==> flow/design.v <==
`timescale 1ns/1ps
module updateNeuron
(
	input						clk				,
	input						rst_n			,
	input						i_run			,
	input						i_init			,
	input						i_s_lern		,
	input						i_s_infr		,
	input signed 	[24:0]  	exc_current		,
	input signed 	[24:0]  	inh_current		,
	output 						o_s_init		,
	output						o_spike			,
	output						o_valid			,
	output			[4:0]		o_neuron_idx	,
	output			[49:0]		d_c				,
	output			[4:0]		addr_c			,
	output						ce_c			,
	output						we_c			,
	input			[49:0]		q_c				,
	output			[54:0]		d_m				,
	output			[4:0]		addr_m			,
	output						ce_m			,
	output						we_m			,
	input			[54:0]		q_m
);
wire 					s_idle					;
wire 					s_init					;
wire 					s_read					;
wire 					s_calc					;
wire 					s_wrte					;
wire 					s_done					;
reg 			[3:0] 	fsm						;
reg 			[2:0] 	c_state					;
reg 			[2:0] 	n_state					;
reg 			[4:0] 	neuron_idx				;
reg signed 		[24:0] 	exc_cur_buf				;
reg signed 		[24:0] 	inh_cur_buf				;
wire signed 	[24:0] 	c_ge					;
wire signed 	[24:0] 	c_gi					;
wire signed 	[24:0] 	c_vm					;
wire signed 	[24:0] 	c_vt					;
wire 					c_ref_check				;
wire 			[3:0] 	c_ref_count				;
wire signed 	[24:0] 	e_rest = 25'd5242880	;		 
wire signed 	[24:0] 	e_exc = 25'd6881280		;		 
wire signed 	[24:0] 	e_inh = 25'd3604480		;		 
wire signed 	[24:0] 	thresh_add  = 25'd11240	;	 
wire signed 	[24:0] 	inh_max = 25'd655360	;		 
reg signed 		[24:0] 	mult_1_in_1				;
reg signed 		[17:0] 	mult_1_in_2				;
reg signed 		[24:0] 	mult_2_in_1				;
reg signed 		[17:0] 	mult_2_in_2				;
reg signed 		[24:0] 	add_max					;	
reg signed 		[42:0] 	mult_1_out				;
reg signed 		[42:0] 	mult_2_out				;
reg signed 		[24:0] 	n_ge					;
reg signed 		[24:0] 	n_gi					;
reg signed 		[24:0] 	n_vm					;
reg signed 		[24:0] 	n_vt					;
reg 					n_ref_check				;
reg 			[3:0] 	n_ref_count				;
reg 					fire					;
localparam S_IDLE = 3'b000;
localparam S_READ = 3'b001;
localparam S_CALC = 3'b010;
localparam S_WRTE = 3'b011;
localparam S_INIT = 3'b111;
localparam S_DONE = 3'b100;
always @(posedge clk or negedge rst_n) begin
	if(!rst_n) begin
		exc_cur_buf <= 25'd0;
		inh_cur_buf <= 25'd0;
	end else if(i_run) begin
		exc_cur_buf <= exc_current;
		inh_cur_buf <= inh_current;
	end
end
always @(*) begin
	n_state = c_state;
	case(c_state)
		S_IDLE: begin
			if(i_run)
				n_state = S_READ;
			if(i_init)
				n_state = S_INIT;
		end 
		S_INIT:
			if(neuron_idx == 5'd17) 
				n_state = S_IDLE;
		S_READ:
			n_state = S_CALC;
		S_CALC:
			if(fsm == 4'd9)
				n_state = S_WRTE;
		S_WRTE:
			n_state = S_DONE;
		S_DONE:
			n_state = S_IDLE;
	endcase
end
always @(posedge clk or negedge rst_n) begin
	if(!rst_n) begin
		c_state <= S_IDLE;
	end else begin
		c_state <= n_state;
	end
end
assign s_idle = (c_state == S_IDLE);
assign s_init = (c_state == S_INIT);
assign s_read = (c_state == S_READ);
assign s_calc = (c_state == S_CALC);
assign s_wrte = (c_state == S_WRTE);
assign s_done = (c_state == S_DONE);
always @(posedge clk or negedge rst_n) begin
	if(!rst_n) begin
		fsm <= 4'd0;
	end else begin
		if(s_calc) begin
			fsm <= fsm + 4'd1;
		end else begin
			fsm <= 4'd0;
		end
	end
end
always @(posedge clk or negedge rst_n) begin
	if(!rst_n) begin
		neuron_idx <= 5'd0;
	end else begin
		if(s_done || s_init) begin
			if(neuron_idx == 5'd17) begin
				neuron_idx <= 5'd0;
			end else begin
				neuron_idx <= neuron_idx + 5'd1;
			end
		end else begin
			neuron_idx <= neuron_idx;
		end
	end
end
reg signed [24:0] add2_1_in_1;
reg signed [24:0] add2_1_in_2;
reg signed [24:0] add2_2_in_1;
reg signed [24:0] add2_2_in_2;
reg signed [24:0] add3_1_in_1;
reg signed [24:0] add3_1_in_2;
reg signed [24:0] add3_1_in_3;
reg signed [24:0] add3_2_in_1;
reg signed [24:0] add3_2_in_2;
reg signed [24:0] add3_2_in_3;
(* dont_touch = "true" *) wire signed [24:0] add2_1_out;
(* dont_touch = "true" *) wire signed [24:0] add2_2_out;
(* dont_touch = "true" *) wire signed [24:0] add3_1_out;
(* dont_touch = "true" *) wire signed [24:0] add3_2_out;
always @(posedge clk or negedge rst_n) begin
	if(!rst_n) begin
		add2_1_in_1 <= 25'd0;
		add2_1_in_2 <= 25'd0;
		add2_2_in_1 <= 25'd0;
		add2_2_in_2 <= 25'd0;
		add3_1_in_1 <= 25'd0;
		add3_1_in_2 <= 25'd0;
		add3_1_in_3 <= 25'd0;
		add3_2_in_1 <= 25'd0;
		add3_2_in_2 <= 25'd0;
		add3_2_in_3 <= 25'd0;
	end else begin
		case (fsm)
			4'd0: begin
				add2_1_in_1 <= 25'd0;
				add2_1_in_2 <= 25'd0;
				add2_2_in_1 <= 25'd0;
				add2_2_in_2 <= 25'd0;
				add3_1_in_1 <= 25'd0;
				add3_1_in_2 <= 25'd0;
				add3_1_in_3 <= 25'd0;
				add3_2_in_1 <= 25'd0;
				add3_2_in_2 <= 25'd0;
				add3_2_in_3 <= 25'd0;
			end
			4'd1: begin
				add2_1_in_1 <= 25'd0;		
				add2_1_in_2 <= 25'd0;
				add2_2_in_1 <= 25'd0;		
				add2_2_in_2 <= 25'd0;
				add3_1_in_1 <= 25'd0;
				add3_1_in_2 <= 25'd0;
				add3_1_in_3 <= 25'd0;
				add3_2_in_1 <= c_ref_check ? 25'd0 : c_gi;
				add3_2_in_2 <= c_ref_check ? 25'd0 : inh_cur_buf;
				add3_2_in_3 <= c_ref_check ? 25'd0 : -(c_gi >>> 4);
			end
			4'd2: begin
				if(!c_ref_check) begin
					add2_1_in_1 <= e_exc;		 
					add2_1_in_2 <= -c_vm;
					add2_2_in_1 <= e_inh;		 
					add2_2_in_2 <= -c_vm;
					add3_1_in_1 <= c_ge;
					add3_1_in_2 <= exc_cur_buf;
					add3_1_in_3 <= -(c_ge >>> 3);
					add3_2_in_1 <= add3_2_in_1;
					add3_2_in_2 <= add3_2_in_2;
					add3_2_in_3 <= add3_2_in_3;
				end else begin
					add2_1_in_1 <= 25'd0;		 
					add2_1_in_2 <= 25'd0;
					add2_2_in_1 <= 25'd0;		 
					add2_2_in_2 <= 25'd0;
					add3_1_in_1 <= 25'd0;
					add3_1_in_2 <= 25'd0;
					add3_1_in_3 <= 25'd0;
					add3_2_in_1 <= 25'd0;
					add3_2_in_2 <= 25'd0;
					add3_2_in_3 <= 25'd0;
				end
			end
			4'd3: begin
				add2_1_in_1 <= add2_1_in_1;		
				add2_1_in_2 <= add2_1_in_2;
				add2_2_in_1 <= add2_2_in_1;		
				add2_2_in_2 <= add2_2_in_2;
				add3_1_in_1 <= add3_1_in_1;
				add3_1_in_2 <= add3_1_in_2;
				add3_1_in_3 <= add3_1_in_3;
				add3_2_in_1 <= add3_2_in_1;
				add3_2_in_2 <= add3_2_in_2;
				add3_2_in_3 <= add3_2_in_3;
			end
			4'd4: begin
				if(!c_ref_check) begin
					add2_1_in_1 <= e_rest;		 
					add2_1_in_2 <= -c_vm;
					add2_2_in_1 <= add2_2_in_1;		
					add2_2_in_2 <= add2_2_in_2;
					add3_1_in_1 <= add3_1_in_1;
					add3_1_in_2 <= add3_1_in_2;
					add3_1_in_3 <= add3_1_in_3;
					add3_2_in_1 <= add3_2_in_1;
					add3_2_in_2 <= add3_2_in_2;
					add3_2_in_3 <= add3_2_in_3;
				end else begin
					add2_1_in_1 <= 25'd0;		
					add2_1_in_2 <= 25'd0;
					add2_2_in_1 <= add2_2_in_1;		
					add2_2_in_2 <= add2_2_in_2;
					add3_1_in_1 <= add3_1_in_1;
					add3_1_in_2 <= add3_1_in_2;
					add3_1_in_3 <= add3_1_in_3;
					add3_2_in_1 <= add3_2_in_1;
					add3_2_in_2 <= add3_2_in_2;
					add3_2_in_3 <= add3_2_in_3;
				end
			end
			4'd5: begin
				add2_1_in_1 <= i_s_lern ? e_rest : 25'd0;		 
				add2_1_in_2 <= i_s_lern ? -c_vt : 25'd0;
				add2_2_in_1 <= add2_2_in_1;		
				add2_2_in_2 <= add2_2_in_2;
				add3_1_in_1 <= mult_1_out >>> 10;
				add3_1_in_2 <= mult_2_out >>> 10;
				add3_1_in_3 <= add2_1_out >>> 1;
				add3_2_in_1 <= add3_2_in_1;
				add3_2_in_2 <= add3_2_in_2;
				add3_2_in_3 <= add3_2_in_3;
			end
			4'd6: begin
				if(!c_ref_check) begin
					add2_1_in_1 <= c_vm;
					add2_1_in_2 <= add3_1_out >>> 7;
					add2_2_in_1 <= c_vt;
					add2_2_in_2 <= add2_1_out >>> 17;
					add3_1_in_1 <= add3_1_in_1;
					add3_1_in_2 <= add3_1_in_2;
					add3_1_in_3 <= add3_1_in_3;
					add3_2_in_1 <= add3_2_in_1;
					add3_2_in_2 <= add3_2_in_2;
					add3_2_in_3 <= add3_2_in_3;
				end else begin
					add2_1_in_1 <= c_vm;
					add2_1_in_2 <= 25'd0;
					add2_2_in_1 <= c_vt;
					add2_2_in_2 <= add2_1_out >>> 17;
					add3_1_in_1 <= add3_1_in_1;
					add3_1_in_2 <= add3_1_in_2;
					add3_1_in_3 <= add3_1_in_3;
					add3_2_in_1 <= add3_2_in_1;
					add3_2_in_2 <= add3_2_in_2;
					add3_2_in_3 <= add3_2_in_3;
				end
			end
			4'd7: begin
				add2_1_in_1 <= add2_1_in_1;
				add2_1_in_2 <= add2_1_in_2;
				add2_2_in_1 <= add2_2_in_1;
				add2_2_in_2 <= add2_2_in_2;
				add3_1_in_1 <= add3_1_in_1;
				add3_1_in_2 <= add3_1_in_2;
				add3_1_in_3 <= add3_1_in_3;
				add3_2_in_1 <= add3_2_in_1;
				add3_2_in_2 <= add3_2_in_2;
				add3_2_in_3 <= add3_2_in_3;
			end
			4'd8: begin
				if(fire) begin
					add2_1_in_1 <= i_s_infr ? 25'd0 : thresh_add;		 
					add2_1_in_2 <= n_vt;
					add2_2_in_1 <= add2_2_in_1;		
					add2_2_in_2 <= add2_2_in_2;
					add3_1_in_1 <= add3_1_in_1;
					add3_1_in_2 <= add3_1_in_2;
					add3_1_in_3 <= add3_1_in_3;
					add3_2_in_1 <= add3_2_in_1;
					add3_2_in_2 <= add3_2_in_2;
					add3_2_in_3 <= add3_2_in_3;
				end else begin
					add2_1_in_1 <= add2_1_in_1;		
					add2_1_in_2 <= add2_1_in_2;
					add2_2_in_1 <= add2_2_in_1;		
					add2_2_in_2 <= add2_2_in_2;
					add3_1_in_1 <= add3_1_in_1;
					add3_1_in_2 <= add3_1_in_2;
					add3_1_in_3 <= add3_1_in_3;
					add3_2_in_1 <= add3_2_in_1;
					add3_2_in_2 <= add3_2_in_2;
					add3_2_in_3 <= add3_2_in_3;
				end
			end
			default: begin
				add2_1_in_1 <= add2_1_in_1;
				add2_1_in_2 <= add2_1_in_2;
				add2_2_in_1 <= add2_2_in_1;
				add2_2_in_2 <= add2_2_in_2;
				add3_1_in_1 <= add3_1_in_1;
				add3_1_in_2 <= add3_1_in_2;
				add3_1_in_3 <= add3_1_in_3;
				add3_2_in_1 <= add3_2_in_1;
				add3_2_in_2 <= add3_2_in_2;
				add3_2_in_3 <= add3_2_in_3;
			end
		endcase
	end
end
assign add2_1_out = add2_1_in_1 + add2_1_in_2;
assign add2_2_out = add2_2_in_1 + add2_2_in_2;
assign add3_1_out = add3_1_in_1 + add3_1_in_2 + add3_1_in_3;
assign add3_2_out = add3_2_in_1 + add3_2_in_2 + add3_2_in_3;
always @(posedge clk or negedge rst_n) begin
	if(!rst_n) begin
		add_max <= 25'd0;
	end else begin
		if(fsm == 4'd2) begin
			add_max <= (inh_max < add3_2_out) ? inh_max : add3_2_out;
		end else if(fsm == 4'd8) begin
			add_max <= 25'd0;
		end else begin
			add_max <= add_max;
		end
	end
end
always @(posedge clk) begin
	mult_1_out <= mult_1_in_1 * mult_1_in_2;
	mult_2_out <= mult_2_in_1 * mult_2_in_2;
end
always @(posedge clk or negedge rst_n) begin
	if(!rst_n) begin
		mult_1_in_1 <= 25'd0;  
		mult_1_in_2 <= 18'd0; 
		mult_2_in_1 <= 25'd0; 
		mult_2_in_2 <= 18'd0; 
	end else begin
		if(fsm == 4'd3) begin
			mult_1_in_1 <= add3_1_out;  
			mult_1_in_2 <= add2_1_out >>> 7; 
			mult_2_in_1 <= add_max; 
			mult_2_in_2 <= add2_2_out >>> 7; 
		end else begin
			mult_1_in_1 <= 25'd0;  
			mult_1_in_2 <= 18'd0; 
			mult_2_in_1 <= 25'd0; 
			mult_2_in_2 <= 18'd0; 
		end
	end
end
always @(posedge clk or negedge rst_n) begin
	if(!rst_n) begin
		n_ge <= 25'd0;
		n_gi <= 25'd0;
		n_vm <= 25'd0;
		n_vt <= 25'd0;
		fire <= 1'd0;
		n_ref_check <= 1'b0;
		n_ref_count <= 4'd0;
	end else begin 
		case (fsm)
			4'd3: begin
				n_ge <= add3_1_out;
				n_gi <= add_max;
				fire <= 1'b0;
			end
			4'd5: begin
				if(c_ref_check) begin
					n_ref_count <= c_ref_count + 4'd1;
				end else begin
					n_ref_count <= c_ref_count;
				end
				n_ref_check <= c_ref_check;
			end
			4'd7: begin
				n_vm <= add2_1_out;
				n_vt <= add2_2_out;
				if(add2_1_out > add2_2_out) begin
					fire <= 1'b1;
					n_ref_check <= 1'b1;
					n_ge <= 25'd0;
					n_gi <= 25'd0;
				end
			end
			4'd9: begin
				if(fire) begin
					n_vm <= e_rest;		 
					n_vt <= add2_1_out;
				end
				if(n_ref_count == 4'd11) begin
					n_ref_check <= 1'b0;
					n_ref_count <= 4'd0;
				end
			end
		endcase
	end
end
assign ce_c 		= 		s_init || s_read || s_wrte;
assign we_c 		= 		s_init || s_wrte; 
assign ce_m 		= 		s_init || s_read || s_wrte;
assign we_m 		= 		s_init || s_wrte;
assign addr_c 		= 		neuron_idx;
assign addr_m 		= 		neuron_idx;
assign d_c 			= 		s_init ? 50'd0 : {n_ge, n_gi};
assign d_m 			= 		s_init ? {1'b0, 4'd0, e_rest, 25'd5406720} : {n_ref_check, n_ref_count, n_vm, n_vt};
assign c_ge 		= 		q_c[49:25];
assign c_gi 		= 		q_c[24:0];
assign c_vm 		= 		q_m[49:25];
assign c_vt 		= 		q_m[24:0];
assign c_ref_check 	= 		q_m[54];
assign c_ref_count 	= 		q_m[53:50];
assign o_s_init 	=	 	s_init;
assign o_spike 		= 		fire;
assign o_valid 		= 		s_done;
assign o_neuron_idx = 		neuron_idx;
endmodule
==> flow/run.sh <==
#!/bin/bash
# the make line also repeats each setting of config.mk as NAME=value (left out here)
make -C /OpenROAD-flow-scripts/flow DESIGN_CONFIG=/design/flow/config.mk WORK_HOME=/design/flow/orfs CLKGATE_MAP_FILE= finish
==> flow/config.mk <==
export PLATFORM = sky130hd
export DESIGN_NAME = updateNeuron
export DESIGN_NICKNAME = updateNeuron
export VERILOG_FILES = /design/flow/design.v
export SDC_FILE = /design/flow/constraint.sdc
export NUM_CORES = 4
export LEC_CHECK = 0
export CAP_MARGIN = 10
export CORE_MARGIN = 2
export CORE_UTILIZATION = 72
export CTS_CLUSTER_DIAMETER = 58
export CTS_CLUSTER_SIZE = 40
export SLEW_MARGIN = 20
==> flow/constraint.sdc <==
create_clock -name core_clock -period 5.64 [get_ports {clk}]
set_input_delay 1.1280 -clock core_clock [delete_from_list [all_inputs] [get_ports {clk}]]
set_output_delay 1.1280 -clock core_clock [all_outputs]
set_load 0.01 [all_outputs]
==> out/results.tsv, run 1 <==
stage	metric	value	unit
sta	FMAX	0.157	GHz
sta	final period utilization	113	%
drt	via/cell ratio	6.29	
clock_tree	# hold bufs at CTS	0	
drt	initial drt markers	5714	
synth	Area leader share	28.1	%
pwr	sequential power share	36.6	%
pwr	Comb. pwr	5.08	mW
sta	Hold Vio Cnt, Final	0	
floorplanning	initial core utilization	73.0	%
pwr	Final Power	14.4	mW
global_route	largest net degree at the start of global routing	116	
pwr	maximum vdd drop	0.335	mV
sta	Worst Tran Pin Value	1.23	ns
sta	min cycle time layout	6.36	ns
synth	Flops after synth	581	
finish	fin nets	7443	
run	Max Cap Violations	0	
floorplanning	Die Wd	282	um
critical_path	startpoint types	register	
clock_tree	CTS tree	yes	
pwr	switch share	40.6	%
critical_path	Top Family by Delay on Critical Path	adder cells	
outcome	status	failed layout checks	
global_route	number of antenna violations at the first check in global routing	19	
synth	Synth Area in Simple Gates	14.6	%
finish	area grow syn2layout	18.0	%
global_route	vias in the first global route	46898	
synth	Post-synth top cells	inv_1 (989), fa_1 (782), nand2_1 (597)	
pwr	clock-net power	4.05	mW
placement	dpl hpwl	129000	um
placement	placed cells	7100	
placement	Port Buffers	287	
global_route	gr usage total	43.4	%
critical_path	max incr delay on CP	0.55	ns
critical_path	CP Capture Point	mult_1_out[33]	
floorplanning	# IOs	288	
critical_path	CP max stage cell	fa_1	
critical_path	reg2reg path depth	22	
clock_tree	worst-case clock buffer depth	3	
pwr	Int Pwr	8.55	mW
pwr	Seq power	5.26	mW
clock_tree	CTS root buf	clkbuf_16	
critical_path	Worst setup EP type	register	
critical_path	critical path fanouts, max	7	
finish	fill count	3969	
critical_path	worst-path cell chain	buf_12 -> and2_4 -> fa_1 -> inv_1 -> fa_1 -> fa_1 -> inv_1 -> fa_1 -> fa_1 -> inv_1 -> fa_1 -> inv_2 -> ha_4 -> and4_4 -> nand2_4 -> a211oi_4 -> o31a_1 -> a41oi_2 -> nand2b_4 -> a211oi_4 -> o21ai_1 -> a221oi_1	
sta	hold_ws	0.429	ns
drt	Detail Route Antenna Nets	0	
synth	Avg Inst Size Synth	9.76	sq um
pwr	combinational share of power	35.3	%
drt	Via Count	45728	
finish	Layout Utilization	86.2	%
drt	routed wire length per instance	24.1	um
hold_path	Hold EP	c_state[1]	
synth	top cells by area, synth	fa_1 (28%), dfrtp_1 (24%), ha_1 (7.1%)	
synth	post-synth top area cell	fa_1	
drt	DRC viols	0	
clock_tree	Latency at later pin	0.68	ns
floorplanning	die height	282	um
synth	Yosys Instances	5699	
run	Tool Warnings	41	
finish	Logic cell area	37700	sq um
global_route	global-route wire length before repair	262000	um
synth	Post-Synthesis Net Count	6959	
critical_path	Critical path origin	mult_1_in_2[6]	
critical_path	most frequent CP cell	fa_1	
floorplanning	Die Area	79500	sq um
critical_path	Buf/Inv on CP	5	
synth	yosys adder share	35.3	%
sta	RSZ-0062 raised after global routing	true	
drt	final WL	176000	um
critical_path	FF-to-FF setup slack	-0.72	ns
synth	Top FF cell, synth	dfrtp_1	
placement	Place WS	-0.528	ns
synth	Seq share, synth	25.7	%
pwr	Clock power frac	28.1	%
hold_path	hold path depth	0	
synth	Dominant combinational family	adder cells	
floorplanning	core area	76200	sq um
clock_tree	H-tree depth	2	
clock_tree	number of clock sinks	581	
synth	Mux cell area share	1.07	%
synth	YS warnings	1	
synth	YS chip area	55600	sq um
critical_path	Worst Path Required	6.19	ns
critical_path	FF-to-FF End	mult_1_out[33]	
global_route	grt ovf	0	
synth	mapped cell area	55600	sq um
pwr	Leakage	32.6	nW
hold_path	Worst Hold Class	reg -> reg	
synth	Distinct cells, synth	89	
pwr	P_sw	5.83	mW
drt	TritonRoute pass-1 iters	12	
floorplanning	row count	101	
critical_path	worst r2r src	mult_1_in_2[6]	
placement	dpl cell area	62100	sq um
critical_path	WP depth	22	
sta	worst rel slew slack	17.7	%
pwr	Top Consumer	registers	
placement	Placer Congestion	1.01	
synth	share of flip-flops with an asynchronous set or reset	91.4	%
critical_path	Crit Path Category	reg -> reg	
critical_path	critical path arrival	6.91	ns
hold_path	Hold Crit Start	c_state[4]	
sta	clk_skew	0.0762	ns
synth	Compound Share, Synth	11.0	%
pwr	PwrDens	219	nW/um^2
sta	worst setup margin	-0.725	ns
sta	final setup vio count	37	
clock_tree	clock slew at reported path FFs	0.10	ns
finish	Register Area	14300	sq um
clock_tree	CTS buffer count	54	
sta	setup TNS	-15.37	ns
outcome	layout check faults	setup timing	
synth	xor and xnor area share after synthesis	3.84	%
finish	fin cells	7272	
synth	post-synthesis instance total	5699	
synth	most common cell in the netlist	inv_1	
synth	EDFF count, synth	0	
finish	final instance area	65700	sq um
sta	final-report max-slew violation count	0	
==> area by class of cell <==
class	instances	area share (%)
clock buffer	59	2.10
inverter	989	5.65
tap	1030	1.96
multi-input combinational	3856	57.4
antenna	14	0.0534
clock inverter	42	0.884
sequential	581	21.8
timing repair buffer	701	10.2
==> routing by layer <==
layer / vias to the layer above / track usage, % / part of all wire, %
met1: 22637 / 55.9 / 35
met4: 20 / 23.3 / 7.1
li1: 19170 / - / -
met3: 824 / 12.2 / 12
met2: 3077 / 67.3 / 46
met5: - / 0 / 0.076
==> timing repair <==
item / 4_1_cts / 5_1_grt
setup endpoints to repair: 37 / 38
buffers inserted: 29 / 38
pin swaps: 92 / 133
resized: 135 / 166
gates cloned: 2 / 1
==> run 2, diff against run 1 <==
- CAP_MARGIN: 10 -> 20
- CORE_UTILIZATION: 72 -> 61
- CTS_CLUSTER_DIAMETER: 58 -> default
- CTS_CLUSTER_SIZE: 40 -> default
- SETUP_SLACK_MARGIN: default -> -0.46
- clock period: 5.64 -> 4.8 ns (I/O delays scaled with it)
==> out/results.tsv, run 2 <==
stage	metric	value	unit
synth	xor and xnor area share after synthesis	3.84	%
synth	Avg Inst Size Synth	9.76	sq um
placement	Port Buffers	287	
synth	yosys adder share	35.3	%
run	Max Cap Violations	0	
pwr	PwrDens	268	nW/um^2
global_route	largest net degree at the start of global routing	101	
synth	Top FF cell, synth	dfrtp_1	
critical_path	CP max stage cell	fa_1	
drt	initial drt markers	3762	
clock_tree	Latency at later pin	0.67	ns
pwr	Comb. pwr	6.22	mW
sta	final period utilization	128	%
critical_path	Critical path origin	mult_1_in_2[6]	
pwr	Int Pwr	11.2	mW
critical_path	FF-to-FF setup slack	-1.36	ns
hold_path	Worst Hold Class	in -> async	
sta	Worst Tran Pin Value	1.14	ns
synth	post-synth top area cell	fa_1	
outcome	layout check faults	setup timing	
critical_path	worst r2r src	mult_1_in_2[6]	
critical_path	critical path fanouts, max	11	
floorplanning	core area	90100	sq um
pwr	combinational share of power	34.4	%
synth	Post-synth top cells	inv_1 (989), fa_1 (782), nand2_1 (597)	
run	Tool Warnings	38	
pwr	maximum vdd drop	0.395	mV
clock_tree	worst-case clock buffer depth	3	
critical_path	Worst setup EP type	register	
finish	area grow syn2layout	21.3	%
critical_path	FF-to-FF End	mult_1_out[32]	
sta	final-report max-slew violation count	0	
synth	Area leader share	28.1	%
sta	clk_skew	0.0543	ns
floorplanning	Die Wd	306	um
floorplanning	initial core utilization	61.7	%
synth	Seq share, synth	25.7	%
finish	fin nets	7586	
synth	mapped cell area	55600	sq um
synth	share of flip-flops with an asynchronous set or reset	91.4	%
pwr	Final Power	18.1	mW
synth	Yosys Instances	5699	
placement	dpl hpwl	135000	um
global_route	global-route wire length before repair	264000	um
pwr	Seq power	6.16	mW
synth	Compound Share, Synth	11.0	%
drt	via/cell ratio	5.82	
floorplanning	die height	306	um
clock_tree	number of clock sinks	581	
floorplanning	# IOs	288	
clock_tree	# hold bufs at CTS	0	
clock_tree	CTS tree	yes	
synth	Mux cell area share	1.07	%
synth	YS chip area	55600	sq um
global_route	number of antenna violations at the first check in global routing	18	
critical_path	Top Family by Delay on Critical Path	adder cells	
critical_path	CP Capture Point	mult_1_out[32]	
critical_path	Crit Path Category	reg -> reg	
sta	Hold Vio Cnt, Final	0	
global_route	vias in the first global route	45957	
clock_tree	CTS buffer count	69	
drt	final WL	171000	um
floorplanning	Die Area	93700	sq um
sta	worst setup margin	-1.36	ns
floorplanning	row count	110	
critical_path	worst-path cell chain	buf_12 -> and2_4 -> fa_1 -> inv_1 -> fa_1 -> fa_2 -> inv_1 -> fa_1 -> fa_1 -> inv_1 -> fa_1 -> inv_2 -> ha_4 -> and4_4 -> nand2_4 -> a211oi_4 -> o31a_1 -> a41oi_2 -> nand2b_4 -> a211oi_4 -> buf_4 -> o21a_1 -> nor2_1	
placement	placed cells	7368	
critical_path	startpoint types	register	
pwr	switch share	37.8	%
synth	top cells by area, synth	fa_1 (28%), dfrtp_1 (24%), ha_1 (7.1%)	
synth	post-synthesis instance total	5699	
global_route	grt ovf	0	
clock_tree	CTS root buf	clkbuf_16	
critical_path	WP depth	23	
critical_path	Buf/Inv on CP	6	
pwr	Top Consumer	combinational logic	
drt	routed wire length per instance	22.6	um
global_route	gr usage total	36.9	%
pwr	P_sw	6.84	mW
sta	FMAX	0.162	GHz
synth	Flops after synth	581	
synth	Dominant combinational family	adder cells	
drt	Detail Route Antenna Nets	0	
finish	Logic cell area	37700	sq um
synth	most common cell in the netlist	inv_1	
drt	TritonRoute pass-1 iters	8	
sta	final setup vio count	99	
clock_tree	H-tree depth	3	
critical_path	max incr delay on CP	0.54	ns
sta	RSZ-0062 raised after global routing	true	
synth	EDFF count, synth	0	
pwr	sequential power share	34.1	%
pwr	Leakage	33.7	nW
synth	Distinct cells, synth	89	
finish	fill count	6511	
clock_tree	clock slew at reported path FFs	0.07	ns
critical_path	reg2reg path depth	23	
synth	YS warnings	1	
sta	min cycle time layout	6.16	ns
pwr	Clock power frac	31.6	%
drt	DRC viols	0	
finish	Register Area	14300	sq um
outcome	status	failed layout checks	
synth	Post-Synthesis Net Count	6959	
finish	fin cells	7569	
sta	worst rel slew slack	24.2	%
critical_path	critical path arrival	6.68	ns
pwr	clock-net power	5.71	mW
critical_path	most frequent CP cell	fa_1	
drt	Via Count	44049	
placement	Placer Congestion	0.964	
synth	Synth Area in Simple Gates	14.6	%
critical_path	Worst Path Required	5.32	ns
run 2: timing repair:
action,CTS,global route
setup endpoints to repair,43,96
pin swaps,62,107
gates cloned,2,2
resized,122,153
setup buffers,39,45
run 2: cell type report:
class / count / area share, %
Tap cell: 1176 / 2.18
Clock inverter: 35 / 0.700
Multi-Input combinational cell: 3856 / 55.9
Inverter: 989 / 5.50
Timing Repair Buffer: 829 / 11.5
Antenna cell: 10 / 0.0371
Sequential cell: 581 / 21.2
Clock buffer: 93 / 2.96
run 2: stage by stage:
step	hold WS [ns]	area [sq um]	utilization, %	worst slack (ns)	TNS (ns)
final	0.234	67500	74.9	-1.36	-55.65
after global placement	0.407	63500	70.4	-1.28	-46.84
after CTS	0.243	66700	74.0	-1.26	-55.43
after detailed placement	0.396	63500	70.4	-1.40	-53.34
after global routing	0.286	67500	74.9	-1.48	-73.55
after floorplan	0.359	56300	-	-0.805	-19.60
run 2: per-layer routing:
metal	up-vias	global-route usage [%]	wire, um
met5	-	0	149
met4	24	13.7	7450
met3	416	9.00	16200
met2	1869	58.3	79000
met1	22274	49.6	68300
li1	19466	-	-
==> run 3, diff against run 2 <==
- CAP_MARGIN: 20 -> 30
- CORE_ASPECT_RATIO: default -> 0.56
- CORE_MARGIN: 2 -> 4
- CORE_UTILIZATION: 61 -> 15
- GPL_ROUTABILITY_DRIVEN: default -> 1
- GPL_TIMING_DRIVEN: default -> 1
- PLACE_DENSITY_LB_ADDON: default -> 0.25
- SETUP_SLACK_MARGIN: -0.46 -> default
- clock period: 4.8 -> 8.3 ns (I/O delays scaled with it)
==> out/results.tsv, run 3 <==
stage	metric	value	unit
synth	Distinct cells, synth	89	
placement	Place WS	1.06	ns
sta	RSZ-0062 raised after global routing	false	
synth	mapped cell area	55600	sq um
sta	final period utilization	86.3	%
critical_path	Top Family by Delay on Critical Path	adder cells	
synth	Flops after synth	581	
pwr	Top Consumer	the clock network	
run	Tool Warnings	42	
synth	post-synth top area cell	fa_1	
placement	dpl hpwl	190000	um
synth	Mux cell area share	1.07	%
finish	area grow syn2layout	21.5	%
pwr	combinational share of power	33.1	%
hold_path	Hold EP	c_state[1]	
synth	Post-Synthesis Net Count	6959	
sta	setup TNS	0	ns
finish	fin nets	7176	
sta	min cycle time layout	7.16	ns
global_route	number of antenna violations at the first check in global routing	81	
clock_tree	number of clock sinks	581	
critical_path	Buf/Inv on CP	3	
synth	Top FF cell, synth	dfrtp_1	
critical_path	FF-to-FF setup slack	1.14	ns
synth	Area leader share	28.1	%
drt	WL met2	94700	um
global_route	gr usage total	12.1	%
placement	placed cells	10729	
sta	FMAX	0.140	GHz
hold_path	Hold Crit Start	c_state[4]	
clock_tree	Latency at later pin	0.71	ns
pwr	P_sw	4.39	mW
clock_tree	worst-case clock buffer depth	3	
synth	Synth Area in Simple Gates	14.6	%
synth	Seq share, synth	25.7	%
pwr	Seq power	3.62	mW
clock_tree	CTS buffer count	79	
pwr	Int Pwr	6.63	mW
synth	EDFF count, synth	0	
global_route	vias in the first global route	43478	
critical_path	Worst setup EP type	register	
drt	initial drt markers	3614	
finish	Register Area	14300	sq um
critical_path	Worst Path Required	8.90	ns
finish	Logic cell area	36800	sq um
pwr	Comb. pwr	3.65	mW
synth	top cells by area, synth	fa_1 (28%), dfrtp_1 (24%), ha_1 (7.1%)	
sta	clk_skew	0.0277	ns
drt	top routing layer in use	met5	
clock_tree	CTS tree	yes	
run	Max Cap Violations	0	
drt	Via Count	41905	
clock_tree	H-tree depth	3	
synth	Compound Share, Synth	11.0	%
synth	Yosys Instances	5699	
sta	final setup vio count	0	
drt	TritonRoute pass-1 iters	8	
synth	most common cell in the netlist	inv_1	
critical_path	Critical path origin	mult_1_in_1[13]	
critical_path	CP max stage cell	dfrtp_1	
critical_path	WP depth	20	
floorplanning	die height	464	um
drt	final WL	234000	um
clock_tree	clock slew at reported path FFs	0.07	ns
hold_path	Worst Hold Class	reg -> reg	
floorplanning	Die Wd	822	um
drt	DRC viols	0	
pwr	clock-net power	3.75	mW
synth	yosys adder share	35.3	%
critical_path	critical path arrival	7.77	ns
pwr	Clock power frac	34.0	%
pwr	PwrDens	163	nW/um^2
floorplanning	initial core utilization	15.1	%
drt	via/cell ratio	3.84	
synth	YS chip area	55600	sq um
drt	M1 wire length	118000	um
floorplanning	# IOs	288	
sta	worst rel slew slack	30.9	%
critical_path	critical path fanouts, max	18	
drt	routed wire length per instance	21.5	um
critical_path	Crit Path Category	reg -> reg	
critical_path	startpoint types	register	
clock_tree	setup bufs post-CTS	0	
clock_tree	CTS root buf	clkbuf_16	
critical_path	most frequent CP cell	fa_1	
critical_path	worst-path cell chain	nand2_1 -> fa_1 -> fa_1 -> fa_1 -> inv_1 -> fa_1 -> fa_1 -> inv_1 -> fa_1 -> inv_1 -> ha_1 -> and4_1 -> nand2_1 -> a211oi_1 -> o31a_1 -> a41oi_1 -> nand2b_1 -> a211oi_1 -> o21ai_1 -> a221oi_1	
pwr	Final Power	11.0	mW
global_route	grt ovf	0	
critical_path	FF-to-FF End	mult_1_out[33]	
pwr	maximum vdd drop	0.225	mV
floorplanning	Die Area	381000	sq um
placement	Placer Congestion	0.891	
critical_path	reg2reg path depth	20	
drt	Detail Route Antenna Nets	0	
critical_path	CP Capture Point	mult_1_out[33]	
synth	Avg Inst Size Synth	9.76	sq um
critical_path	worst r2r src	mult_1_in_1[13]	
synth	Post-synth top cells	inv_1 (989), fa_1 (782), nand2_1 (597)	
sta	final-report max-slew violation count	0	
synth	share of flip-flops with an asynchronous set or reset	91.4	%
pwr	Leakage	31.4	nW
synth	xor and xnor area share after synthesis	3.84	%
drt	met3 WL	15400	um
floorplanning	row count	167	
clock_tree	# hold bufs at CTS	0	
synth	Dominant combinational family	adder cells	
placement	Port Buffers	287	
global_route	largest net degree at the start of global routing	145	
pwr	sequential power share	32.9	%
sta	hold_ws	0.390	ns
sta	Hold Vio Cnt, Final	0	
finish	fill count	40826	
clock_tree	post_cts resized	0	
pwr	switch share	39.8	%
finish	fin cells	10903	
critical_path	max incr delay on CP	0.84	ns
outcome	status	no timing/DRC/antenna violations	
floorplanning	core area	370000	sq um
hold_path	hold path depth	0	
sta	worst setup margin	1.14	ns
synth	YS warnings	1	
sta	Worst Tran Pin Value	1.04	ns
synth	post-synthesis instance total	5699	
global_route	global-route wire length before repair	336000	um
==> run 3: through the flow <==
stage               cell area [sq um]  utilization, %
detailed placement              64700            17.5
CTS                             67500            18.2
global route                    67600            18.3
finish                          67600            18.3
floorplan                       55600               -
global placement                64600            17.5
==> run 3: area by class of cell <==
type	count	share of cell area, %
Inverter	989	5.49
Timing Repair Buffer	409	5.76
Sequential cell	581	21.1
Antenna cell	20	0.0740
Multi-Input combinational cell	3856	54.4
Clock buffer	114	3.39
Clock inverter	33	0.677
Tap cell	4901	9.07
==> run 3: per-layer routing <==
layer	global-route usage (%)	up-vias
li1	-	18682
met1	18.5	21622
met2	17.2	1296
met3	2.49	285
met4	2.70	20
met5	0	-
==> run 4, diff against run 3 <==
- CAP_MARGIN: 30 -> 0
- CORE_ASPECT_RATIO: 0.56 -> 1.07
- CORE_MARGIN: 4 -> 2
- CORE_UTILIZATION: 15 -> 40
- CTS_CLUSTER_SIZE: default -> 63
- GPL_ROUTABILITY_DRIVEN: 1 -> 0
- GPL_TIMING_DRIVEN: 1 -> default
- PLACE_DENSITY_LB_ADDON: 0.25 -> 0.02
- SLEW_MARGIN: 20 -> 10
- TNS_END_PERCENT: default -> 95
- clock period: 8.3 -> 8.14 ns (I/O delays scaled with it)
==> out/results.tsv, run 4 <==
stage	metric	value	unit
outcome	status	no timing/DRC/antenna violations	
hold_path	hold path depth	0	
sta	min cycle time layout	7.27	ns
sta	clk_skew	0.0440	ns
synth	YS warnings	1	
pwr	PwrDens	164	nW/um^2
clock_tree	worst-case clock buffer depth	3	
critical_path	FF-to-FF End	mult_2_out[19]	
pwr	clock-net power	3.21	mW
floorplanning	core area	138000	sq um
critical_path	Worst setup EP type	register	
pwr	Int Pwr	6.32	mW
critical_path	reg2reg path depth	18	
sta	final-report max-slew violation count	0	
finish	Logic cell area	36700	sq um
critical_path	WP depth	18	
critical_path	Crit Path Category	reg -> reg	
finish	fill count	13477	
synth	xor and xnor area share after synthesis	3.84	%
critical_path	Critical path origin	mult_2_in_1[9]	
finish	fin nets	7143	
sta	Hold Vio Cnt, Final	0	
global_route	grt ovf	0	
synth	post-synthesis instance total	5699	
global_route	M1 GR Usage	38.1	%
clock_tree	CTS root buf	clkbuf_16	
sta	worst rel slew slack	18.3	%
global_route	GRT met3 Usage	4.20	%
synth	Yosys Instances	5699	
sta	final setup vio count	0	
synth	Mux cell area share	1.07	%
synth	most common cell in the netlist	inv_1	
synth	Post-synth top cells	inv_1 (989), fa_1 (782), nand2_1 (597)	
synth	Top FF cell, synth	dfrtp_1	
pwr	combinational share of power	33.9	%
sta	FMAX	0.137	GHz
critical_path	worst-path cell chain	nand2_1 -> fa_1 -> fa_1 -> fa_1 -> fa_1 -> inv_1 -> fa_1 -> inv_1 -> fa_1 -> inv_1 -> ha_1 -> a2111oi_0 -> a211oi_1 -> o21ai_0 -> nand2b_1 -> and2_1 -> a21o_1 -> xor2_1	
global_route	Most Crowded Layer GR	met2	
global_route	global-route wire length before repair	282000	um
floorplanning	row count	141	
synth	Flops after synth	581	
drt	routed wire length per instance	23.6	um
synth	Post-Synthesis Net Count	6959	
critical_path	Top Family by Delay on Critical Path	adder cells	
pwr	sequential power share	35.0	%
synth	Synth Area in Simple Gates	14.6	%
critical_path	CP Capture Point	mult_2_out[19]	
run	Tool Warnings	36	
floorplanning	Die Wd	365	um
drt	via/cell ratio	5.25	
hold_path	Hold EP	c_state[1]	
synth	Dominant combinational family	adder cells	
global_route	vias in the first global route	43513	
pwr	Seq power	3.62	mW
pwr	Leakage	31.1	nW
floorplanning	# IOs	288	
pwr	maximum vdd drop	0.241	mV
pwr	Clock power frac	31.1	%
critical_path	startpoint types	register	
global_route	largest net degree at the start of global routing	167	
critical_path	critical path arrival	7.79	ns
clock_tree	Latency at later pin	0.69	ns
synth	Avg Inst Size Synth	9.76	sq um
synth	Area leader share	28.1	%
drt	final WL	184000	um
drt	initial drt markers	2868	
placement	Port Buffers	287	
synth	top cells by area, synth	fa_1 (28%), dfrtp_1 (24%), ha_1 (7.1%)	
synth	share of flip-flops with an asynchronous set or reset	91.4	%
clock_tree	CTS tree	yes	
global_route	gr usage total	26.6	%
drt	DRC viols	0	
finish	area grow syn2layout	13.3	%
synth	mapped cell area	55600	sq um
sta	worst setup margin	0.867	ns
critical_path	max incr delay on CP	1.03	ns
pwr	Comb. pwr	3.51	mW
clock_tree	H-tree depth	3	
hold_path	Hold Crit Start	c_state[4]	
clock_tree	# hold bufs at CTS	0	
floorplanning	Die Area	142000	sq um
drt	Detail Route Antenna Nets	0	
critical_path	critical path fanouts, max	18	
synth	Seq share, synth	25.7	%
floorplanning	die height	390	um
synth	EDFF count, synth	0	
clock_tree	setup bufs post-CTS	0	
critical_path	CP max stage cell	dfrtp_1	
critical_path	FF-to-FF setup slack	0.87	ns
drt	Via Count	40988	
global_route	number of antenna violations at the first check in global routing	24	
sta	final period utilization	89.4	%
placement	Place WS	0.826	ns
pwr	switch share	38.9	%
placement	dpl hpwl	144000	um
hold_path	Worst Hold Class	reg -> reg	
pwr	P_sw	4.02	mW
pwr	Top Consumer	registers	
synth	yosys adder share	35.3	%
sta	RSZ-0062 raised after global routing	false	
critical_path	Buf/Inv on CP	3	
synth	Compound Share, Synth	11.0	%
critical_path	Worst Path Required	8.65	ns
synth	YS chip area	55600	sq um
finish	Register Area	14300	sq um
clock_tree	CTS buffer count	69	
global_route	M2 GR Usage	41.5	%
floorplanning	initial core utilization	40.3	%
clock_tree	number of clock sinks	581	
sta	setup TNS	0	ns
synth	post-synth top area cell	fa_1	
clock_tree	post_cts resized	0	
clock_tree	clock slew at reported path FFs	0.06	ns
synth	Distinct cells, synth	89	
sta	Worst Tran Pin Value	1.22	ns
critical_path	most frequent CP cell	fa_1	
run	Max Cap Violations	0	
critical_path	worst r2r src	mult_2_in_1[9]	
drt	TritonRoute pass-1 iters	9	
run 4: per-layer routing:
layer	wire length, um	vias up	share of wire, %
met5	176	-	0.096
met4	5270	28	2.9
met3	9950	230	5.4
met2	84300	1033	46
met1	84300	21128	46
li1	-	18569	-
run 4: layout make-up:
type                            count  area share, %
Multi-Input combinational cell   3856           58.2
Inverter                          989           5.89
Antenna cell                        7         0.0278
Timing Repair Buffer              386           5.81
Tap cell                         1859           3.69
Sequential cell                   581           22.7
Clock buffer                       94           3.11
Clock inverter                     30          0.572
run 4: through the flow:
step / power [mW] / hold WS (ns) / utilization, % / cells / cell area [sq um]
final: 10.3 / 0.416 / 45.6 / 7802 / 63000
after global routing: 10.9 / 0.435 / 45.6 / 7795 / 63000
after CTS: 10.4 / 0.424 / 45.6 / 7795 / 63000
after detailed placement: 7.16 / 0.393 / 43.9 / 7671 / 60700
after global placement: 7.16 / 0.406 / 43.9 / 7671 / 60700
after floorplan: 5.63 / 0.359 / - / 5699 / 55600
==> run 5, diff against run 4 <==
- CAP_MARGIN: 0 -> 10
- CELL_PAD_IN_SITES_GLOBAL_PLACEMENT: default -> 2
- CORE_ASPECT_RATIO: 1.07 -> default
- CORE_UTILIZATION: 40 -> 41
- CTS_CLUSTER_DIAMETER: default -> 45
- CTS_CLUSTER_SIZE: 63 -> default
- GPL_TIMING_DRIVEN: default -> 1
- HOLD_SLACK_MARGIN: default -> 0.07
- MIN_ROUTING_LAYER: default -> met2
- PLACE_DENSITY_LB_ADDON: 0.02 -> 0.23
- SETUP_SLACK_MARGIN: default -> 2.58
- SLEW_MARGIN: 10 -> 20
- TNS_END_PERCENT: 95 -> 10
- clock period: 8.14 -> 11.9 ns (I/O delays scaled with it)
==> out/results.tsv, run 5 <==
stage	metric	value	unit
sta	final period utilization	62.5	%
sta	Hold Vio Cnt, Final	0	
sta	clk_skew	0.0842	ns
floorplanning	Die Wd	372	um
drt	Detail Route Antenna Nets	0	
pwr	switch share	39.3	%
clock_tree	post_cts resized	0	
sta	RSZ-0062 raised after global routing	false	
synth	most common cell in the netlist	inv_1	
synth	Distinct cells, synth	89	
global_route	gr usage total	41.1	%
synth	Mux cell area share	1.07	%
hold_path	Worst Hold Class	reg -> reg	
finish	final instance area	64000	sq um
pwr	Top Consumer	the clock network	
clock_tree	setup bufs post-CTS	0	
pwr	sequential power share	31.6	%
synth	post-synth top area cell	fa_1	
clock_tree	CTS buffer count	97	
clock_tree	CTS root buf	clkbuf_16	
floorplanning	row count	135	
critical_path	most frequent CP cell	fa_1	
critical_path	Worst Path Required	12.54	ns
synth	EDFF count, synth	0	
global_route	global-route wire length before repair	284000	um
critical_path	Critical path origin	mult_2_in_1[9]	
critical_path	Worst setup EP type	register	
pwr	Seq power	2.52	mW
synth	mapped cell area	55600	sq um
critical_path	reg2reg path depth	20	
clock_tree	H-tree depth	3	
sta	FMAX	0.134	GHz
floorplanning	Die Area	139000	sq um
pwr	clock-net power	3.02	mW
global_route	largest net degree at the start of global routing	149	
hold_path	Hold Crit Start	c_state[4]	
pwr	combinational share of power	30.7	%
pwr	Int Pwr	4.85	mW
clock_tree	# hold bufs at CTS	0	
critical_path	Buf/Inv on CP	4	
critical_path	FF-to-FF setup slack	4.46	ns
finish	fill count	12876	
critical_path	Top Family by Delay on Critical Path	adder cells	
sta	final-report max-slew violation count	0	
critical_path	FF-to-FF End	mult_2_out[28]	
synth	Dominant combinational family	adder cells	
pwr	maximum vdd drop	0.173	mV
drt	final WL	188000	um
drt	routed wire length per instance	24.1	um
critical_path	worst-path cell chain	nand2_1 -> fa_1 -> fa_1 -> fa_1 -> fa_1 -> inv_1 -> fa_1 -> inv_1 -> fa_1 -> inv_1 -> ha_1 -> a2111oi_0 -> buf_4 -> a31oi_1 -> o211ai_1 -> nand2b_1 -> and2_1 -> o21a_1 -> nor2_1 -> xnor2_1	
synth	yosys adder share	35.3	%
sta	worst rel slew slack	22.0	%
synth	Area leader share	28.1	%
sta	hold_ws	0.459	ns
pwr	Leakage	31.4	nW
synth	YS chip area	55600	sq um
drt	Via Count	57047	
drt	DRC viols	0	
synth	xor and xnor area share after synthesis	3.84	%
synth	Compound Share, Synth	11.0	%
critical_path	worst r2r src	mult_2_in_1[9]	
floorplanning	# IOs	288	
synth	Post-synth top cells	inv_1 (989), fa_1 (782), nand2_1 (597)	
pwr	P_sw	3.14	mW
global_route	vias in the first global route	67030	
finish	area grow syn2layout	15.1	%
critical_path	WP depth	20	
pwr	Comb. pwr	2.45	mW
sta	final setup vio count	0	
synth	Flops after synth	581	
finish	Logic cell area	36700	sq um
sta	Worst Tran Pin Value	1.17	ns
drt	initial drt markers	9198	
pwr	Clock power frac	37.8	%
floorplanning	core area	135000	sq um
clock_tree	worst-case clock buffer depth	3	
finish	fin nets	7149	
synth	Avg Inst Size Synth	9.76	sq um
global_route	number of antenna violations at the first check in global routing	8	
sta	setup TNS	0	ns
placement	dpl cell area	60400	sq um
synth	share of flip-flops with an asynchronous set or reset	91.4	%
clock_tree	CTS tree	yes	
hold_path	Hold EP	c_state[1]	
synth	Synth Area in Simple Gates	14.6	%
global_route	grt ovf	0	
clock_tree	number of clock sinks	581	
critical_path	critical path arrival	8.07	ns
synth	Seq share, synth	25.7	%
outcome	status	no timing/DRC/antenna violations	
critical_path	CP max stage cell	dfrtp_1	
clock_tree	Latency at later pin	0.78	ns
floorplanning	initial core utilization	41.2	%
synth	top cells by area, synth	fa_1 (28%), dfrtp_1 (24%), ha_1 (7.1%)	
pwr	PwrDens	125	nW/um^2
critical_path	critical path fanouts, max	18	
synth	Post-Synthesis Net Count	6959	
sta	min cycle time layout	7.44	ns
critical_path	max incr delay on CP	1.09	ns
critical_path	startpoint types	register	
run	Tool Warnings	42	
synth	Yosys Instances	5699	
finish	Register Area	14300	sq um
hold_path	hold path depth	0	
clock_tree	clock slew at reported path FFs	0.06	ns
placement	Port Buffers	287	
critical_path	Crit Path Category	reg -> reg	
synth	Top FF cell, synth	dfrtp_1	
synth	post-synthesis instance total	5699	
placement	dpl hpwl	137000	um
run	Max Cap Violations	0	
drt	TritonRoute pass-1 iters	13	
synth	YS warnings	1	
critical_path	CP Capture Point	mult_2_out[28]	
floorplanning	die height	372	um
drt	via/cell ratio	7.30	
run 5: final cells by class:
class                           instances  area share [%]
Clock buffer                          111            3.98
Multi-Input combinational cell       3856            57.4
Timing Repair Buffer                  364            5.43
Clock inverter                         73            1.39
Inverter                              989            5.80
Tap cell                             1781            3.48
Antenna cell                           62           0.242
Sequential cell                       581            22.3
run 5: per-layer routing:
layer	vias to the layer above	wire, um	share of wire [%]	track usage [%]
met5	-	2550	1.4	22.8
met4	83	16100	8.6	9.18
met3	1479	82100	44	57.8
met2	16093	87200	46	45.1
met1	20851	0	0	-
li1	18541	-	-	-
run 5: per-stage QoR:
step | power [mW] | worst slack, ns | utilization (%) | cells
2_1_floorplan | 3.85 | 5.71 | - | 5699
5_1_grt | 8.31 | 4.16 | 47.3 | 7773
4_1_cts | 7.84 | 4.56 | 47.2 | 7755
3_5_place_dp | 4.86 | 4.53 | 44.7 | 7571
6_report | 7.99 | 4.46 | 47.4 | 7817
3_3_place_gp | 4.84 | 4.73 | 44.7 | 7571
==> run 6, diff against run 5 <==
- CAP_MARGIN: 10 -> 0
- CELL_PAD_IN_SITES_DETAIL_PLACEMENT: default -> 2
- CELL_PAD_IN_SITES_GLOBAL_PLACEMENT: 2 -> default
- CORE_ASPECT_RATIO: default -> 0.56
- CORE_MARGIN: 2 -> 5
- CORE_UTILIZATION: 41 -> 35
- CTS_CLUSTER_DIAMETER: 45 -> 283
- GPL_ROUTABILITY_DRIVEN: 0 -> 1
- HOLD_SLACK_MARGIN: 0.07 -> default
- MIN_ROUTING_LAYER: met2 -> default
- PLACE_DENSITY_LB_ADDON: 0.23 -> 0.25
- SETUP_SLACK_MARGIN: 2.58 -> -0.01
- SLEW_MARGIN: 20 -> 0
- TNS_END_PERCENT: 10 -> 70
- clock period: 11.9 -> 8.83 ns (I/O delays scaled with it)
==> out/results.tsv, run 6 <==
stage	metric	value	unit
outcome	status	no timing/DRC/antenna violations	
critical_path	Worst Path Required	9.39	ns
pwr	clock-net power	3.19	mW
placement	Placer Congestion	0.924	
sta	clk_skew	0.0559	ns
drt	met3 WL	25200	um
floorplanning	initial core utilization	35.2	%
synth	Post-Synthesis Net Count	6959	
clock_tree	number of clock sinks	581	
critical_path	worst r2r src	mult_1_in_2[2]	
drt	WL met2	107000	um
pwr	Clock power frac	31.1	%
run	Max Cap Violations	0	
global_route	number of antenna violations at the first check in global routing	38	
run	Tool Warnings	39	
sta	min cycle time layout	7.70	ns
critical_path	Buf/Inv on CP	4	
sta	final period utilization	87.2	%
critical_path	critical path arrival	8.26	ns
finish	area grow syn2layout	14.1	%
synth	YS warnings	1	
hold_path	Worst Hold Class	reg -> reg	
synth	Flops after synth	581	
critical_path	reg2reg path depth	21	
synth	Yosys Instances	5699	
hold_path	Hold EP	c_state[1]	
synth	post-synthesis instance total	5699	
drt	via/cell ratio	5.74	
drt	routed wire length per instance	30.9	um
placement	dpl hpwl	189000	um
sta	setup TNS	0	ns
critical_path	max incr delay on CP	0.92	ns
critical_path	critical path fanouts, max	25	
synth	Distinct cells, synth	89	
pwr	Seq power	3.41	mW
sta	worst setup margin	1.13	ns
finish	fill count	16789	
pwr	Final Power	10.3	mW
critical_path	WP depth	21	
hold_path	Hold Crit Start	c_state[4]	
finish	fin nets	7143	
sta	final setup vio count	0	
critical_path	most frequent CP cell	fa_1	
sta	RSZ-0062 raised after global routing	false	
critical_path	Crit Path Category	reg -> reg	
drt	final WL	250000	um
clock_tree	Latency at later pin	0.70	ns
clock_tree	# hold bufs at CTS	0	
floorplanning	core area	158000	sq um
pwr	Int Pwr	5.99	mW
clock_tree	H-tree depth	3	
synth	most common cell in the netlist	inv_1	
sta	Worst Tran Pin Value	1.31	ns
clock_tree	worst-case clock buffer depth	3	
pwr	P_sw	4.27	mW
critical_path	FF-to-FF End	mult_1_out[33]	
synth	Post-synth top cells	inv_1 (989), fa_1 (782), nand2_1 (597)	
synth	Synth Area in Simple Gates	14.6	%
drt	top routing layer in use	met5	
pwr	Comb. pwr	3.65	mW
synth	mapped cell area	55600	sq um
drt	Via Count	46279	
pwr	switch share	41.6	%
synth	post-synth top area cell	fa_1	
drt	DRC viols	0	
hold_path	hold path depth	0	
floorplanning	row count	109	
pwr	maximum vdd drop	0.197	mV
critical_path	Worst setup EP type	register	
clock_tree	clock slew at reported path FFs	0.08	ns
sta	Hold Vio Cnt, Final	0	
drt	M1 wire length	107000	um
synth	YS chip area	55600	sq um
pwr	sequential power share	33.2	%
drt	TritonRoute pass-1 iters	7	
critical_path	startpoint types	register	
clock_tree	CTS tree	yes	
pwr	combinational share of power	35.6	%
floorplanning	Die Area	167000	sq um
critical_path	CP max stage cell	dfrtp_1	
sta	worst rel slew slack	12.1	%
finish	Layout Utilization	40.2	%
clock_tree	post_cts resized	0	
synth	xor and xnor area share after synthesis	3.84	%
drt	Detail Route Antenna Nets	0	
synth	top cells by area, synth	fa_1 (28%), dfrtp_1 (24%), ha_1 (7.1%)	
critical_path	CP Capture Point	mult_1_out[33]	
floorplanning	Die Wd	543	um
pwr	Leakage	31.1	nW
synth	EDFF count, synth	0	
synth	Mux cell area share	1.07	%
sta	FMAX	0.130	GHz
synth	Seq share, synth	25.7	%
synth	Area leader share	28.1	%
clock_tree	CTS buffer count	67	
clock_tree	CTS root buf	clkbuf_16	
pwr	PwrDens	162	nW/um^2
synth	Top FF cell, synth	dfrtp_1	
global_route	grt ovf	0	
sta	final-report max-slew violation count	0	
critical_path	Critical path origin	mult_1_in_2[2]	
critical_path	worst-path cell chain	and2_1 -> fa_1 -> fa_1 -> inv_1 -> fa_1 -> fa_1 -> inv_1 -> fa_1 -> inv_1 -> fa_1 -> inv_1 -> ha_1 -> and4_1 -> nand2_1 -> a211oi_1 -> o31a_1 -> a41oi_1 -> nand2b_1 -> a211oi_1 -> o21ai_1 -> a221oi_1	
clock_tree	setup bufs post-CTS	0	
floorplanning	# IOs	288	
global_route	gr usage total	29.6	%
placement	Port Buffers	287	
synth	Avg Inst Size Synth	9.76	sq um
synth	share of flip-flops with an asynchronous set or reset	91.4	%
synth	yosys adder share	35.3	%
global_route	largest net degree at the start of global routing	138	
synth	Compound Share, Synth	11.0	%
pwr	Top Consumer	combinational logic	
global_route	global-route wire length before repair	366000	um
floorplanning	die height	308	um
global_route	vias in the first global route	53043	
critical_path	FF-to-FF setup slack	1.13	ns
synth	Dominant combinational family	adder cells	
drt	initial drt markers	4906	
placement	Place WS	1.34	ns
critical_path	Top Family by Delay on Critical Path	adder cells	
==> run 6: layout make-up <==
class                   count  area (sq um)  share of cell area, %
multi-input cells        3856         36800                   57.9
flip-flops and latches    581         14300                   22.5
inverters                 989          3710                   5.84
repair buffers            388          3670                   5.78
well taps                2109          2640                   4.15
clock buffers              91          1930                   3.04
clock inverters            33           470                  0.741
diodes                     17          42.5                 0.0670
==> run 6: layer usage <==
metal / GRT usage (%) / vias to the layer above
met3: 7.95 / 541
li1: - / 18543
met5: 0 / -
met4: 11.4 / 12
met1: 41.2 / 24839
met2: 44.0 / 2344
==> run 6: metrics by stage <==
stage | instance area (sq um) | cells | hold WS [ns]
CTS | 63400 | 8046 | 0.434
detailed placement | 61000 | 7922 | 0.398
finish | 63500 | 8064 | 0.443
global route | 63500 | 8055 | 0.444
floorplan | 55600 | 5699 | 0.359
global placement | 61000 | 7922 | 0.401
==> run 7, diff against run 6 <==
- CAP_MARGIN: 0 -> 20
- CELL_PAD_IN_SITES_DETAIL_PLACEMENT: 2 -> default
- CORE_ASPECT_RATIO: 0.56 -> default
- CORE_MARGIN: 5 -> 2
- CORE_UTILIZATION: 35 -> 72
- CTS_CLUSTER_DIAMETER: 283 -> default
- CTS_CLUSTER_SIZE: default -> 39
- GPL_ROUTABILITY_DRIVEN: 1 -> default
- GPL_TIMING_DRIVEN: 1 -> default
- PLACE_DENSITY: default -> 0.79
- PLACE_DENSITY_LB_ADDON: 0.25 -> default
- SETUP_SLACK_MARGIN: -0.01 -> default
- SLEW_MARGIN: 0 -> 20
- TNS_END_PERCENT: 70 -> default
- clock period: 8.83 -> 5.76 ns (I/O delays scaled with it)
==> out/results.tsv, run 7 <==
stage	metric	value	unit
global_route	vias in the first global route	47636	
sta	Worst Tran Pin Value	1.20	ns
synth	post-synthesis instance total	5699	
hold_path	Worst Hold Class	in -> async	
drt	final WL	190000	um
drt	via/cell ratio	6.47	
floorplanning	die height	282	um
drt	DRC viols	0	
placement	Placer Congestion	1.06	
synth	most common cell in the netlist	inv_1	
global_route	grt ovf	0	
finish	fin nets	7447	
synth	Distinct cells, synth	89	
global_route	gr usage total	46.3	%
critical_path	CP Capture Point	mult_2_out[33]	
synth	Dominant combinational family	adder cells	
clock_tree	Latency at later pin	0.67	ns
synth	Flops after synth	581	
critical_path	Critical path origin	mult_2_in_2[17]	
synth	Avg Inst Size Synth	9.76	sq um
floorplanning	# IOs	288	
finish	fill count	3806	
sta	RSZ-0062 raised after global routing	true	
critical_path	Top Family by Delay on Critical Path	adder cells	
critical_path	Worst Path Required	6.31	ns
sta	min cycle time layout	6.68	ns
synth	Area leader share	28.1	%
sta	FMAX	0.150	GHz
critical_path	Buf/Inv on CP	6	
pwr	clock-net power	4.72	mW
sta	hold_ws	0.425	ns
synth	YS chip area	55600	sq um
finish	Layout Utilization	86.4	%
global_route	global-route wire length before repair	275000	um
synth	post-synth top area cell	fa_1	
clock_tree	CTS buffer count	66	
pwr	maximum vdd drop	0.365	mV
floorplanning	row count	101	
placement	Port Buffers	287	
finish	area grow syn2layout	18.3	%
outcome	status	failed layout checks	
finish	fin cells	7288	
synth	Yosys Instances	5699	
critical_path	Crit Path Category	reg -> reg	
synth	Seq share, synth	25.7	%
placement	placed cells	7073	
global_route	largest net degree at the start of global routing	145	
pwr	Leakage	32.8	nW
floorplanning	initial core utilization	73.0	%
synth	mapped cell area	55600	sq um
critical_path	CP max stage cell	nor2_1	
pwr	Top Consumer	registers	
drt	TritonRoute pass-1 iters	11	
synth	top cells by area, synth	fa_1 (28%), dfrtp_1 (24%), ha_1 (7.1%)	
pwr	Comb. pwr	4.98	mW
floorplanning	Die Wd	282	um
outcome	layout check faults	setup timing	
global_route	number of antenna violations at the first check in global routing	24	
sta	final setup vio count	35	
sta	worst rel slew slack	20.2	%
run	Max Cap Violations	0	
critical_path	Worst setup EP type	register	
synth	Mux cell area share	1.07	%
clock_tree	number of clock sinks	581	
floorplanning	Die Area	79500	sq um
critical_path	worst-path cell chain	inv_1 -> buf_4 -> buf_4 -> nor2_1 -> fa_1 -> fa_1 -> fa_1 -> fa_1 -> fa_1 -> inv_1 -> fa_1 -> inv_1 -> ha_2 -> nor2_1 -> o211ai_1 -> o211ai_1 -> nand2_1 -> nand4_1 -> nand4b_1 -> buf_4 -> xor2_1	
synth	Post-synth top cells	inv_1 (989), fa_1 (782), nand2_1 (597)	
drt	initial drt markers	6064	
sta	final-report max-slew violation count	0	
sta	Hold Vio Cnt, Final	0	
pwr	P_sw	5.75	mW
pwr	sequential power share	34.8	%
drt	routed wire length per instance	26.1	um
pwr	combinational share of power	33.5	%
pwr	Seq power	5.18	mW
clock_tree	clock slew at reported path FFs	0.07	ns
synth	xor and xnor area share after synthesis	3.84	%
synth	Compound Share, Synth	11.0	%
synth	Synth Area in Simple Gates	14.6	%
clock_tree	CTS tree	yes	
critical_path	critical path fanouts, max	9	
run	Tool Warnings	49	
sta	clk_skew	0.0633	ns
placement	dpl hpwl	134000	um
critical_path	FF-to-FF End	mult_2_out[33]	
synth	Post-Synthesis Net Count	6959	
synth	EDFF count, synth	0	
synth	Top FF cell, synth	dfrtp_1	
clock_tree	CTS root buf	clkbuf_16	
critical_path	startpoint types	register	
synth	YS warnings	1	
synth	share of flip-flops with an asynchronous set or reset	91.4	%
pwr	PwrDens	226	nW/um^2
pwr	switch share	38.6	%
drt	Via Count	47131	
synth	yosys adder share	35.3	%
critical_path	critical path arrival	7.23	ns
clock_tree	H-tree depth	3	
pwr	Clock power frac	31.7	%
critical_path	WP depth	21	
sta	worst setup margin	-0.916	ns
critical_path	most frequent CP cell	fa_1	
floorplanning	core area	76200	sq um
critical_path	reg2reg path depth	21	
sta	final period utilization	116	%
critical_path	worst r2r src	mult_2_in_2[17]	
pwr	Int Pwr	9.13	mW
clock_tree	worst-case clock buffer depth	3	
critical_path	max incr delay on CP	0.67	ns
drt	Detail Route Antenna Nets	0	
critical_path	FF-to-FF setup slack	-0.92	ns
## run 7: stage by stage
step	setup WS, ns	total power [mW]	TNS (ns)	cell area (sq um)
after floorplan	-0.0342	7.96	-0.0342	55700
after global placement	-0.401	9.79	-3.37	61800
after detailed placement	-0.566	9.90	-7.36	61800
after CTS	-0.236	14.7	-2.20	65000
after global routing	-0.951	15.4	-19.00	65800
final	-0.916	14.9	-15.38	65800
## run 7: final cells by class
cell class | count | area (sq um) | area share, %
Clock inverter | 32 | 577 | 0.876
Antenna cell | 17 | 42.5 | 0.0646
Inverter | 989 | 3710 | 5.64
Timing Repair Buffer | 693 | 6590 | 10.0
Multi-Input combinational cell | 3856 | 37400 | 56.9
Tap cell | 1030 | 1290 | 1.96
Sequential cell | 581 | 14300 | 21.8
Clock buffer | 90 | 1860 | 2.83
## run 7: layer usage
| layer | GRT usage (%) | vias to the layer above | part of all wire (%) |
|---|---|---|---|
| met5 | 0 | - | 0.097 |
| met4 | 27.8 | 28 | 8.3 |
| met3 | 16.1 | 1141 | 14 |
| met2 | 70.1 | 3641 | 44 |
| met1 | 57.6 | 23120 | 33 |
| li1 | - | 19201 | - |
## run 7: timing repair
action                                  4_1_cts  5_1_grt
setup buffers                                33       47
pin swaps                                   102      130
cloned                                        2        1
endpoints found under the setup margin       32       38
hold buffers                                  0        0
resized                                     137      153
==> run 8, diff against run 7 <==
- CAP_MARGIN: 20 -> 30
- CORE_ASPECT_RATIO: default -> 1.08
- CORE_MARGIN: 2 -> 3
- CORE_UTILIZATION: 72 -> 66
- CTS_CLUSTER_SIZE: 39 -> default
- GPL_ROUTABILITY_DRIVEN: default -> 1
- GPL_TIMING_DRIVEN: default -> 1
- PLACE_DENSITY: 0.79 -> default
- clock period: 5.76 -> 5.57 ns (I/O delays scaled with it)
==> out/results.tsv, run 8 <==
stage	metric	value	unit
critical_path	reg2reg path depth	22	
synth	Distinct cells, synth	89	
hold_path	Worst Hold Class	in -> async	
clock_tree	CTS root buf	clkbuf_16	
sta	FMAX	0.166	GHz
critical_path	startpoint types	register	
sta	Hold Vio Cnt, Final	0	
drt	TritonRoute pass-1 iters	9	
clock_tree	# hold bufs at CTS	0	
drt	routed wire length per instance	23.2	um
synth	mapped cell area	55600	sq um
synth	Post-Synthesis Net Count	6959	
pwr	sequential power share	35.0	%
finish	fill count	5510	
sta	worst setup margin	-0.469	ns
drt	via/cell ratio	5.97	
finish	final instance area	66000	sq um
clock_tree	CTS buffer count	67	
synth	xor and xnor area share after synthesis	3.84	%
floorplanning	row count	110	
pwr	combinational share of power	34.7	%
sta	clk_skew	0.0483	ns
outcome	layout check faults	setup timing	
outcome	status	failed layout checks	
placement	Port Buffers	287	
critical_path	Top Family by Delay on Critical Path	adder cells	
critical_path	worst r2r src	mult_1_in_2[6]	
clock_tree	CTS tree	yes	
synth	Area leader share	28.1	%
pwr	Leakage	32.9	nW
finish	fin cells	7414	
synth	Post-synth top cells	inv_1 (989), fa_1 (782), nand2_1 (597)	
critical_path	max incr delay on CP	0.54	ns
floorplanning	Die Area	87800	sq um
placement	Placer Congestion	0.947	
synth	post-synth top area cell	fa_1	
synth	EDFF count, synth	0	
global_route	largest net degree at the start of global routing	121	
synth	post-synthesis instance total	5699	
critical_path	critical path fanouts, max	7	
floorplanning	Die Wd	285	um
synth	most common cell in the netlist	inv_1	
synth	Synth Area in Simple Gates	14.6	%
critical_path	FF-to-FF setup slack	-0.47	ns
clock_tree	worst-case clock buffer depth	3	
synth	Compound Share, Synth	11.0	%
critical_path	Worst setup EP type	register	
floorplanning	initial core utilization	66.7	%
critical_path	FF-to-FF End	mult_1_out[33]	
pwr	maximum vdd drop	0.341	mV
critical_path	CP max stage cell	fa_1	
pwr	Comb. pwr	5.23	mW
synth	Yosys Instances	5699	
synth	YS warnings	1	
pwr	clock-net power	4.56	mW
sta	Worst Tran Pin Value	0.912	ns
pwr	P_sw	5.77	mW
drt	DRC viols	0	
pwr	switch share	38.3	%
run	Max Cap Violations	0	
run	Tool Warnings	41	
drt	Via Count	44264	
pwr	Int Pwr	9.29	mW
synth	yosys adder share	35.3	%
pwr	Clock power frac	30.3	%
critical_path	CP Capture Point	mult_1_out[33]	
global_route	vias in the first global route	45938	
global_route	gr usage total	39.4	%
sta	final period utilization	108	%
drt	initial drt markers	4507	
sta	setup TNS	-9.31	ns
placement	dpl cell area	62400	sq um
critical_path	critical path arrival	6.60	ns
pwr	Top Consumer	registers	
synth	Flops after synth	581	
floorplanning	# IOs	288	
pwr	PwrDens	228	nW/um^2
global_route	grt ovf	0	
critical_path	most frequent CP cell	fa_1	
synth	Avg Inst Size Synth	9.76	sq um
critical_path	Worst Path Required	6.13	ns
global_route	number of antenna violations at the first check in global routing	16	
sta	worst rel slew slack	39.2	%
sta	final setup vio count	35	
floorplanning	core area	83400	sq um
clock_tree	Latency at later pin	0.65	ns
critical_path	Crit Path Category	reg -> reg	
critical_path	WP depth	22	
sta	min cycle time layout	6.04	ns
synth	YS chip area	55600	sq um
critical_path	Critical path origin	mult_1_in_2[6]	
pwr	Seq power	5.27	mW
sta	RSZ-0062 raised after global routing	true	
drt	final WL	172000	um
clock_tree	number of clock sinks	581	
synth	Seq share, synth	25.7	%
global_route	global-route wire length before repair	263000	um
critical_path	Buf/Inv on CP	5	
synth	top cells by area, synth	fa_1 (28%), dfrtp_1 (24%), ha_1 (7.1%)	
placement	dpl hpwl	135000	um
clock_tree	H-tree depth	3	
drt	Detail Route Antenna Nets	0	
-- run 8: cell type report --
cell class,instances,area (sq um),share of cell area (%)
Tap cell,1120,1400,2.12
Clock buffer,92,1860,2.82
Sequential cell,581,14300,21.7
Antenna cell,12,30.0,0.0455
Inverter,989,3710,5.62
Multi-Input combinational cell,3856,37400,56.7
Timing Repair Buffer,737,6860,10.4
Clock inverter,27,395,0.599
-- run 8: per-stage QoR --
stage | hold slack, ns | setup slack, ns | utilization, % | power [mW]
after floorplan | 0.359 | -0.0357 | - | 8.23
after global placement | 0.446 | -0.465 | 74.7 | 10.3
after detailed placement | 0.456 | -0.547 | 74.8 | 10.4
after CTS | 0.470 | -0.463 | 78.3 | 14.9
after global routing | 0.477 | -0.737 | 79.2 | 15.7
final | 0.465 | -0.469 | 79.2 | 15.1
-- run 8: per-layer routing --
layer,GRT usage (%),routed length (um),vias up
met3,9.03,16800,529
met4,22.5,11800,10
li1,-,-,19280
met2,62.4,80200,2288
met1,50.3,63100,22157
met5,0,62,-
-- run 8: repair_timing --
item | in CTS | in global routing
gates cloned | 0 | 1
resized | 130 | 116
pin swaps | 68 | 72
buffers inserted | 31 | 33
setup endpoints to repair | 37 | 40
No activity file was given, so power comes from the tool's default toggle rates.
